build 4:
## MIPS
module MIPS(clk, reset, imem_addr, imem_data, dmem_addr, dmem_wdata, dmem_we, dmem_rdata);
	input clk, reset;
	output [31:0] imem_addr;
	input [31:0] imem_data;
	output [31:0] dmem_addr, dmem_wdata;
	output dmem_we;
	input [31:0] dmem_rdata;
	wire [31:0] Instr;
	wire RegDst, ALUSrc, MemToReg, RegWr, MemWr, Branch, Jump, JR, ZeroExt, xRt, xRs, AccZero, AccBranch;
	wire [1:0] ALUCntrl;
	wire [4:0] Rs, Rt, Rd, WriteRegister;
	wire [31:0] WriteData;
	wire [31:0] ReadData1, ReadData2;
	wire [31:0] BussB;
	wire zero, overflow, CarryOut, negative;
	wire [15:0] Imm16;
	wire [31:0] Extended;
	wire [25:0] TargetInstr;
	wire [31:0] ForwardA, ForwardB;
	wire [31:0] p_Instr;
	wire [15:0] p_Imm16;
	wire p_AccBranch;
	wire ex_MemToReg, ex_RegWr, ex_MemWr;
	wire [1:0] ex_ALUCntrl;
	wire [4:0] ex_WriteRegister;
	wire [15:0] ex_Imm16;
	wire [31:0] ex_ReadData1, ex_ReadData2, ex_BussB;
	wire [31:0] ex_ALUOut;	
	wire mem_MemToReg, mem_RegWr, mem_MemWr;
	wire [4:0] mem_WriteRegister;
	wire [31:0] mem_ReadData2;
	wire [31:0] mem_ALUOut, mem_MemOut;
	wire wr_RegWr;
	wire [4:0] wr_WriteRegister;
	wire [31:0] wr_WriteData;
	FetchUnit Fetch1(.Branch(p_AccBranch), .Zero(AccZero), .Jump(Jump), .JR(JR), .TargetInstr(TargetInstr), 
						  .Regrs(ForwardA), .Imm16(p_Imm16), .Instr, .Address(imem_addr), .InstrIn(imem_data), .clk, .reset);
  ...
Size in the first run: roughly 4000 cells after synthesis, ~1300 flip-flops, ~160 I/O pins, ~60000 um^2 of cells after synthesis.
Settings: LEC_CHECK=0, CAP_MARGIN=20, CORE_MARGIN=2, CORE_UTILIZATION=61, SETUP_SLACK_MARGIN=3.57, SLEW_MARGIN=20, TNS_END_PERCENT=5; clock period 13.2 ns.
run.sh (not shown) runs the stock make flow with config.mk's settings and CLKGATE_MAP_FILE=.
Although build 4 finished all stages, its layout failed final checks on negative setup slack.
## Diff of input files: build 66 against build 4
- CORE_UTILIZATION: 61 -> 40
- TNS_END_PERCENT: 5 -> unset
- SETUP_SLACK_MARGIN: 3.57 -> unset
- the clock period (ns, I/O delays scaled along): 13.2 -> 18.2
- Build 66 completed end to end; final checks failed (negative setup slack).
- The cell count after placement number comes out higher for build 66 vs build 4.
- Cell area, build 66 vs build 4: down by a few percent
- Build 66 vs build 4: portion of the clock cycle consumed by the worst path in the final layout down in build 66
- On power density over the cells: between build 4 and build 66, it ends up lower for build 66.
- Looking at build 4 and build 66, the fmax is a wash.
- Going from build 4 to build 66, total power of the final layout shrinks by about 30%.
Relative to build 66, the following input files were edited for build 36:
- putting SETUP_SLACK_MARGIN at 4.12 where nothing was set
- putting TNS_END_PERCENT at 5 where nothing was set
- swapping 40 for 65 in CORE_UTILIZATION
- putting MAX_ROUTING_LAYER at met4 where nothing was set
- swapping 18.2 for 15.2 in the clock period (ns, I/O delays scaled along)
Findings:
Every stage of build 36 finished as expected; the final checks, on the other hand, flagged negative setup slack, which means the layout fails. Changes observed in build 36 relative to build 66: design area higher; final period utilization +25 points; combinational cell fraction of total power up 3.2 points.
The following lists how build 41 was set up differently from build 36:
- changing CORE_UTILIZATION from 65 to 58
- removing MAX_ROUTING_LAYER (formerly met4)
- removing SETUP_SLACK_MARGIN (formerly 4.12)
Results
- Completing all stages was not enough for build 41: its layout failed the final checks because of negative setup slack.
- Build 41 ends up with a wire length per cell after detailed routing that is 9.8% lower than in build 36.
- Going from build 36 to build 41, global-route track usage on met2 moved down; wire length reported by the detailed router moved down; minimum clock period moved up; instance count on the critical path moved down; synthesized cell count level.
Here is what was changed in the inputs of build 72 compared with build 41.
- CORE_UTILIZATION now 40, was 58
- TNS_END_PERCENT no longer set, was 5
- the clock period (ns, I/O delays scaled along) now 24.0, was 15.2
Findings:
- Build 72 reached the final stage; the timing, design-rule and antenna checks on its layout passed.
- Area of the mapped netlist came out exactly the same in build 41 and build 72.
- Critical path depth | build 72 above build 41
- Build 72 ends up with higher die extent in x than build 41 does.
- Between build 41 and build 72, the difference in filler-free cell count of the finished design is negligible.
- Build 72 — sequential fraction of total cell area 3.7 points higher, build 41 as reference
Input-level comparison between build 74 and build 72:
- an added MIN_ROUTING_LAYER of met2
- an added CELL_PAD_IN_SITES_GLOBAL_PLACEMENT of 2
- a change of CORE_UTILIZATION from 40 to 32
==> results <==
- The post-route worst setup slack in build 74 sits 0.071 ns below the value recorded for build 72.
- Compared to build 72, build 74 has combinational cell fraction of total power 0.8 points higher.
- Area enclosed by the die boundary: lower on build 72
- Comparing portion of the clock cycle consumed by the worst path in the final layout for build 72 and build 74, the smaller number came from build 72.
- Build 74 reports a higher clock skew than build 72 does.
- The run showing the smaller minimum clock period is build 72.
- Build 74 vs. build 72: depth of the critical timing path with buffers and inverters included went down, total power consumption of the routed design higher.
- The final area reported for build 74 is greater than that of build 72 by 2.3%.

Starting RTL as in the previous note.
clock: 18.2 ns
lec_check: 0
cap_margin: 35
core_margin: 2
core_utilization: 70
cts_cluster_diameter: 203
cts_cluster_size: 20
hold_slack_margin: -0.09
place_density: 0.76
slew_margin: 20
The starting point finished with setup timing left.
Next try:
- CAP_MARGIN: 35 -> 20
- CORE_UTILIZATION: 70 -> 54
- CTS_CLUSTER_DIAMETER: 203 -> default
- CTS_CLUSTER_SIZE: 20 -> default
- HOLD_SLACK_MARGIN: -0.09 -> default
- PLACE_DENSITY: 0.76 -> default
- clock period: 18.2 -> 23.7 ns (I/O delays scaled with it)
=> Now the flow finished with timing, DRC and antenna clean; count of clock-buffer cells in the layout increases by 91; via count decreases by about 8%; total power decreases by about 11%; area after synthesis does not change; final area increases by 2.0%.
Next try:
- CORE_UTILIZATION: 54 -> 59
- clock period: 23.7 -> 13.2 ns (I/O delays scaled with it)
This time the run finished with setup timing left. Synthesized cell count is unchanged. Count of clock-buffer cells in the layout went down by 20. Wire length went up by about 3.8%. Register-to-register slack degrades by 10 ns. Design area went up by about 10%. Clock skew went up by 0.012 ns. Cell count went up by 12%.
Next try:
- CORE_UTILIZATION: 59 -> 58
- CTS_CLUSTER_DIAMETER: default -> 81
- HOLD_SLACK_MARGIN: default -> -0.09
- TNS_END_PERCENT: default -> 5
- clock period: 13.2 -> 12.6 ns (I/O delays scaled with it)
Effect:
- The new run completed and failed the layout checks on setup timing
- wire length is about the same
- cell count hardly moves
- count of clock-buffer cells in the layout rose by 2
- fmax is lower by 0.45%
- combinational power grows by about 4%
- sequential power climbs by 4.9%
- non-clock buffer count fell by 2
- final area stays flat
Next try:
- CORE_UTILIZATION: 58 -> 45
- CTS_CLUSTER_DIAMETER: 81 -> default
- HOLD_SLACK_MARGIN: -0.09 -> default
- SETUP_SLACK_MARGIN: default -> 3.36
- TNS_END_PERCENT: 5 -> default
- clock period: 12.6 -> 11.6 ns (I/O delays scaled with it)
The new run produced a layout that fails on setup timing.
Combinational power rises by 17%.
Cell area rises by 2.5%.
Flip-flop count stays the same.
Die size rises by 29%.
Critical path depth falls by 2.
Sequential power rises by 8.4%.
Maximum frequency rises by 1.0%.
Area after synthesis stays the same.
Register-to-register slack degrades by 0.77 ns.
Global-route usage falls by 9.6 points.
Non-clock buffer count rises by 44.

== v16 ==
Starting RTL as in the previous note.
make LEC_CHECK=0 ABC_AREA=1 CAP_MARGIN=20 CELL_PAD_IN_SITES_GLOBAL_PLACEMENT=0 CORE_MARGIN=2 CORE_UTILIZATION=72 CTS_CLUSTER_DIAMETER=326 GPL_ROUTABILITY_DRIVEN=1 HOLD_SLACK_MARGIN=-0.08 MAX_ROUTING_LAYER=met4 SLEW_MARGIN=25 finish   # period 19.5 ns
v16: complete, dirty (setup timing)
Input-level comparison between v31 and v16:
Settings: MAX_ROUTING_LAYER: met4 -> unset; CELL_PAD_IN_SITES_GLOBAL_PLACEMENT: 0 -> unset; SLEW_MARGIN: 25 -> 20; GPL_ROUTABILITY_DRIVEN: 1 -> unset; HOLD_SLACK_MARGIN: -0.08 -> unset; CTS_CLUSTER_DIAMETER: 326 -> unset; SETUP_SLACK_MARGIN: unset -> -1.44; ABC_AREA: 1 -> unset; TNS_END_PERCENT: unset -> 5; CORE_UTILIZATION: 72 -> 66; the clock period (ns, I/O delays scaled along): 19.5 -> 19.7.
[summary]
The final report for v31 shows a completed flow and a layout that fails verification, specifically setup timing.
The non-clock buffer count of v31 is higher than that of v16.
Synthesized cell count for v31: 3,773 down relative to v16
v16 -> v31: placed cell area decreased by a few percent
Compared with v16, v31 shows a lower met2 usage.
Taking v16 as the reference, in v31 sequential share of layout area went up 2.5 points; maximum clock frequency decreased by 0.64 MHz relative to the old numbers; unique cell type count in the Yosys netlist rose by 38.
v31 and v16 ended up with nearly the same sequential power.
Re half-perimeter wire length after detailed placement: v16 was higher than v31.
Against v16, final area in v31 fell by a few percent.
In the metrics for v31 and v16, the one carrying the higher register-to-register slack is v16.
diff inputs: v31 => v35
Settings: swapping -1.44 for 2.76 in SETUP_SLACK_MARGIN; swapping 66 for 65 in CORE_UTILIZATION; swapping 19.7 for 13.4 in the clock period (ns, I/O delays scaled along).
--- outcome ---
[flow] v35 | stages: complete | final checks: fail | reason: setup timing. Although v31 finished all stages, its layout failed final checks on setup timing. Comparing v31 and v35, the lower area added between synthesis and finish is on v31. Comparing v31 and v35, first-pass GRT wire length is higher on v35. v31 and v35 ended up with nearly the same layout sequential cell count. Compared with v31, layout net count in v35 increased by more than 10%. Going from v31 to v35, global placer's final weighted congestion grows by about 6.6%. STATUS power: v35 loses against v31. Compared with v31, v35 instantiates a larger number of cells. In the reports for v31 and v35, the smaller total number of placement rows belongs to v31. Going from v31 to v35, worst reg-to-reg setup slack shows a reduction of 6.31 ns; total of clock buffers placed in the layout shows a reduction of about 0.6%.
The inputs of v45 differ from those of v35 as listed below.
Settings: SETUP_SLACK_MARGIN: 2.76 -> unset; TNS_END_PERCENT: 5 -> unset; the clock period (ns, I/O delays scaled along): 13.4 -> 19.2.
--- outcome ---
Status v45: flow complete, layout not clean - setup timing. Per the comparison of v45 with v35, met3 track utilization from global routing shrank by 1.8 points; setup slack increased by 5.89 ns relative to the old numbers; period utilization fell 52 points; global-route usage fell by 4.3 points. Count of port buffers added during placement: v35 vs v45 identical. Looking at met2 demand-to-capacity share in global routing across v35 and v45, the one that comes out higher is v35. Diff v35 -> v45 | arrival time of the worst setup path | decrease of 0.09 ns. Cell area: v45 vs v35 down about 9%. Compared with v35, v45 shows a lower post-cts resize count. Compare v35 and v45 | clock skew lower: v45. v45 ends up with a register-to-register slack that is 5.89 ns higher than in v35.
No activity file was given, so power comes from the tool's default toggle rates.
